## PIPELINE
module PIPELINE(input clk,
                input rst,
                input btn,
                input on,
                output [31:0] imem_addr,
                input  [31:0] imem_data,
                output [31:0] dmem_addr,
                output [31:0] dmem_wdata,
                output        dmem_we,
                output        dmem_re,
                input  [31:0] dmem_rdata,
                output        wb_we,
                output [4:0]  wb_reg,
                output [31:0] wb_data);
Settings: LEC_CHECK=0, ABC_AREA=0, CAP_MARGIN=20, CELL_PAD_IN_SITES_DETAIL_PLACEMENT=0, CORE_MARGIN=2, CORE_UTILIZATION=66, CTS_CLUSTER_SIZE=41, MAX_ROUTING_LAYER=met4, PLACE_DENSITY_LB_ADDON=0.01, SLEW_MARGIN=25, TNS_END_PERCENT=80; clock period 4.6 ns.
run.sh (not shown) runs the stock make flow with config.mk's settings and CLKGATE_MAP_FILE=.
The baseline completed, yet does not pass: setup timing.
Next try:
ABC_AREA = 1   (was 0)
CELL_PAD_IN_SITES_DETAIL_PLACEMENT = 1   (was 0)
CELL_PAD_IN_SITES_GLOBAL_PLACEMENT = 2   (was default)
CORE_UTILIZATION = 25   (was 66)
CTS_CLUSTER_DIAMETER = 337   (was default)
CTS_CLUSTER_SIZE = default   (was 41)
HOLD_SLACK_MARGIN = -0.1   (was default)
MAX_ROUTING_LAYER = met5   (was met4)
SLEW_MARGIN = 5   (was 25)
TNS_END_PERCENT = 25   (was 80)
The changed run passed the timing, design-rule and antenna checks.
Worst hold slack gets better by 0.0046 ns.
Final cell count went up by well over a third.
Via count went up by a quarter to a third.
First-iteration DRC count went down by well over a third.
Sequential power stays flat.
Sequential share of layout area went down by 3.5 points.
Total power went up by roughly a tenth.
Fmax went up by about a fifth.
Synthesized area went up by a few percent.
Non-clock buffer count went up by 128.
Next try:
ABC_AREA = default   (was 1)
CELL_PAD_IN_SITES_DETAIL_PLACEMENT = default   (was 1)
CELL_PAD_IN_SITES_GLOBAL_PLACEMENT = default   (was 2)
CORE_UTILIZATION = 40   (was 25)
CTS_CLUSTER_DIAMETER = default   (was 337)
HOLD_SLACK_MARGIN = default   (was -0.1)
MAX_ROUTING_LAYER = default   (was met5)
PLACE_DENSITY_LB_ADDON = default   (was 0.01)
SLEW_MARGIN = 20   (was 5)
TNS_END_PERCENT = default   (was 25)
clock period = 6.25 ns   (was 4.6 ns; I/O delays follow)
What happened: Design area falls by roughly a tenth; worst setup slack is better by 0.16 ns; area after synthesis goes down by a few percent; wire length came out lower by well over a third; total power fell by well over a third; core utilization goes up by 15 points.

========
PIPELINE again, from the RTL that the note above started with.
Settings: LEC_CHECK=0, CAP_MARGIN=20, CORE_MARGIN=2, CORE_UTILIZATION=72, PLACE_DENSITY_LB_ADDON=0.0, SETUP_SLACK_MARGIN=1.48, SLEW_MARGIN=20; clock period 4.98 ns.
The starting point did not get past global routing (5_1_grt).
==> next run, changes <==
--- a/flow/config.mk
+++ b/flow/config.mk
@@ -10,3 +10 @@
-export CORE_UTILIZATION = 72
-export PLACE_DENSITY_LB_ADDON = 0.0
-export SETUP_SLACK_MARGIN = 1.48
+export CORE_UTILIZATION = 57
==> flow/constraint.sdc (replaced) <==
create_clock -name core_clock -period 4.07 [get_ports {clk}]
set_input_delay 0.8140 -clock core_clock [delete_from_list [all_inputs] [get_ports {clk}]]
set_output_delay 0.8140 -clock core_clock [all_outputs]
set_load 0.01 [all_outputs]
What happened: The new run finished but fails on setup timing; die area came out higher by 26%; synthesized area does not change; synthesized cell count stays the same.
==> next run, changes <==
--- a/flow/config.mk
+++ b/flow/config.mk
@@ -10 +10 @@
-export CORE_UTILIZATION = 57
+export CORE_UTILIZATION = 40
==> flow/constraint.sdc (replaced) <==
create_clock -name core_clock -period 3.47 [get_ports {clk}]
set_input_delay 0.6940 -clock core_clock [delete_from_list [all_inputs] [get_ports {clk}]]
set_output_delay 0.6940 -clock core_clock [all_outputs]
set_load 0.01 [all_outputs]
What happened: The changed run ran to the end with violations: setup timing. Setup slack loses 590 ps. Die size came out higher by about 40%. Sequential power came out higher by 17%.
==> next run, changes <==
--- a/flow/config.mk
+++ b/flow/config.mk
@@ -10 +10,2 @@
-export CORE_UTILIZATION = 40
+export CORE_UTILIZATION = 61
+export SETUP_SLACK_MARGIN = 0.16
The new run ran to the end with violations: setup timing.
Utilization came out higher by 27 points.
Setup slack degrades by 20 ps.
Clock-buffer cell count fell by 18.
Global-route usage rose by 15 points.
Total power climbs slightly.
Synthesized area is unchanged.
Final area goes up slightly.
==> next run, changes <==
--- a/flow/config.mk
+++ b/flow/config.mk
@@ -10,2 +10 @@
-export CORE_UTILIZATION = 61
-export SETUP_SLACK_MARGIN = 0.16
+export CORE_UTILIZATION = 59
==> flow/constraint.sdc (replaced) <==
create_clock -name core_clock -period 3.84 [get_ports {clk}]
set_input_delay 0.7680 -clock core_clock [delete_from_list [all_inputs] [get_ports {clk}]]
set_output_delay 0.7680 -clock core_clock [all_outputs]
set_load 0.01 [all_outputs]
The changed run ran to the end with violations: setup timing; worst setup slack is better by 560 ps; via count decreases by 3.5%; synthesized cell count does not change; register-to-register slack is better by 560 ps; routed wire length decreases by 4.5%; worst hold slack is better by 140 ps; combinational power decreases by 15%.
==> next run, changes <==
--- a/flow/config.mk
+++ b/flow/config.mk
@@ -7,0 +8 @@
+export ABC_AREA = 1
@@ -10 +11,2 @@
-export CORE_UTILIZATION = 59
+export CORE_UTILIZATION = 57
+export CTS_CLUSTER_SIZE = 94
==> flow/constraint.sdc (replaced) <==
create_clock -name core_clock -period 3.47 [get_ports {clk}]
set_input_delay 0.6940 -clock core_clock [delete_from_list [all_inputs] [get_ports {clk}]]
set_output_delay 0.6940 -clock core_clock [all_outputs]
set_load 0.01 [all_outputs]
=> The new run finished but fails on setup timing. Non-clock buffer count rose by 44. Via count rose by 36%. Total power rose by 19%. Area after synthesis rose by 3.8%. Sequential power rose by about 10%. Global-route usage rose by 6.4 points. Cell area rose by 4.8%. Critical path depth rose by 3. Setup slack improved by 850 ps. Core utilization fell by 2.0 points.

========
== job 1810 ==
Starting RTL as in the previous note.
==> flow/config.mk <==
export PLATFORM = sky130hd
export DESIGN_NAME = PIPELINE
export DESIGN_NICKNAME = PIPELINE
export VERILOG_FILES = /design/flow/design.v
export SDC_FILE = /design/flow/constraint.sdc
export NUM_CORES = 4
export LEC_CHECK = 0
export ABC_AREA = 0
export CAP_MARGIN = 20
export CELL_PAD_IN_SITES_DETAIL_PLACEMENT = 0
export CORE_MARGIN = 2
export CORE_UTILIZATION = 70
export CTS_CLUSTER_SIZE = 41
export MAX_ROUTING_LAYER = met4
export PLACE_DENSITY_LB_ADDON = 0.01
export SETUP_SLACK_MARGIN = -0.14
export SLEW_MARGIN = 25
export TNS_END_PERCENT = 80
==> flow/constraint.sdc <==
create_clock -name core_clock -period 4.6 [get_ports {clk}]
set_input_delay 0.9200 -clock core_clock [delete_from_list [all_inputs] [get_ports {clk}]]
set_output_delay 0.9200 -clock core_clock [all_outputs]
set_load 0.01 [all_outputs]
The flow ended early for job 1810: it failed with a tool error in 5_1_grt.
Edits applied to the flow inputs when going from job 1810 to job 983:
==> flow/config.mk <==
export PLATFORM = sky130hd
export DESIGN_NAME = PIPELINE
export DESIGN_NICKNAME = PIPELINE
export VERILOG_FILES = /design/flow/design.v
export SDC_FILE = /design/flow/constraint.sdc
export NUM_CORES = 4
export LEC_CHECK = 0
export CAP_MARGIN = 20
export CORE_MARGIN = 2
export CORE_UTILIZATION = 61
export SLEW_MARGIN = 20
==> flow/constraint.sdc <==
create_clock -name core_clock -period 4.98 [get_ports {clk}]
set_input_delay 0.9960 -clock core_clock [delete_from_list [all_inputs] [get_ports {clk}]]
set_output_delay 0.9960 -clock core_clock [all_outputs]
set_load 0.01 [all_outputs]
## What came out
Finished, but not clean: job 983, with setup timing. The area inside the core boundary in job 1810 is 0.867 times that in job 983. Job 983 against job 1810: cell resize tally after clock tree synthesis dropped 49; die outline area climbed 15%. Placed cell count grows slightly when moving from job 1810 to job 983. Re fraction of the yosys area taken by sequential cells: no difference whatsoever between job 983 and job 1810. Last weighted congestion value of the routability-driven placer delta for job 983 relative to job 1810: about 2% lower. Relative to job 1810, instance area at placement has gone down in job 983. Compared with job 1810, job 983 shows a higher floorplan die height. Worst setup slack before clock tree synthesis in job 983 is 0.42 ns above job 1810.
What job 9787 does differently from job 983 at the input level:
diff --git a/flow/config.mk b/flow/config.mk
--- a/flow/config.mk
+++ b/flow/config.mk
@@ -6,6 +6,8 @@
 export NUM_CORES = 4
 export LEC_CHECK = 0
+export ABC_AREA = 1
 export CAP_MARGIN = 20
 export CORE_MARGIN = 2
-export CORE_UTILIZATION = 61
+export CORE_UTILIZATION = 59
+export CTS_CLUSTER_SIZE = 94
 export SLEW_MARGIN = 20
==> flow/constraint.sdc <==
create_clock -name core_clock -period 3.01 [get_ports {clk}]
set_input_delay 0.6020 -clock core_clock [delete_from_list [all_inputs] [get_ports {clk}]]
set_output_delay 0.6020 -clock core_clock [all_outputs]
set_load 0.01 [all_outputs]
## What came out
Utilization job 983 -> job 9787: up
Job 9787 — floorplan core area 7.0% higher, job 983 as reference
The final reports for job 9787 and job 983 show count of buffers not belonging to the clock network in the layout higher in the former.
Summary of job 9787 over job 983: floorplan die area picked up an extra 7.2%; synthesized area per cell lower.
In job 9787 the implementation ran to completion but is not tape-out ready, as the final checks report setup timing.
From the logs: job 983 reached the end of the flow and failed the layout checks with setup timing.
Setup changes, job 9787 to job 8443
diff --git a/flow/config.mk b/flow/config.mk
--- a/flow/config.mk
+++ b/flow/config.mk
@@ -6,8 +6,7 @@
 export NUM_CORES = 4
 export LEC_CHECK = 0
-export ABC_AREA = 1
 export CAP_MARGIN = 20
 export CORE_MARGIN = 2
-export CORE_UTILIZATION = 59
-export CTS_CLUSTER_SIZE = 94
+export CORE_UTILIZATION = 72
+export CTS_CLUSTER_DIAMETER = 376
 export SLEW_MARGIN = 20
==> flow/constraint.sdc <==
create_clock -name core_clock -period 2.0 [get_ports {clk}]
set_input_delay 0.4000 -clock core_clock [delete_from_list [all_inputs] [get_ports {clk}]]
set_output_delay 0.4000 -clock core_clock [all_outputs]
set_load 0.01 [all_outputs]
==> results <==
Job 8443 got as far as 5_1_grt, where a tool error ended the run.
Finished, but not clean: job 9787, with setup timing.
Re compound-cell area share of the yosys netlist: job 8443 is 11 points down on job 9787.
The core area in job 9787 is 1.3 times that in job 8443.
Compared with job 9787, in job 8443 worst slack at placement moved down; placed cell area now smaller; summed standard-cell area reported by yosys shrank by 3.7%; die area fell by 21%.
In job 8443, core utilization before placement is higher than in job 9787.
Synthesized area (job 8443 vs. job 9787) decreases by a few percent
Job 8443 vs. job 9787: number of buffers created by CTS went down by 6.
Power and IR drop assume default switching activity.
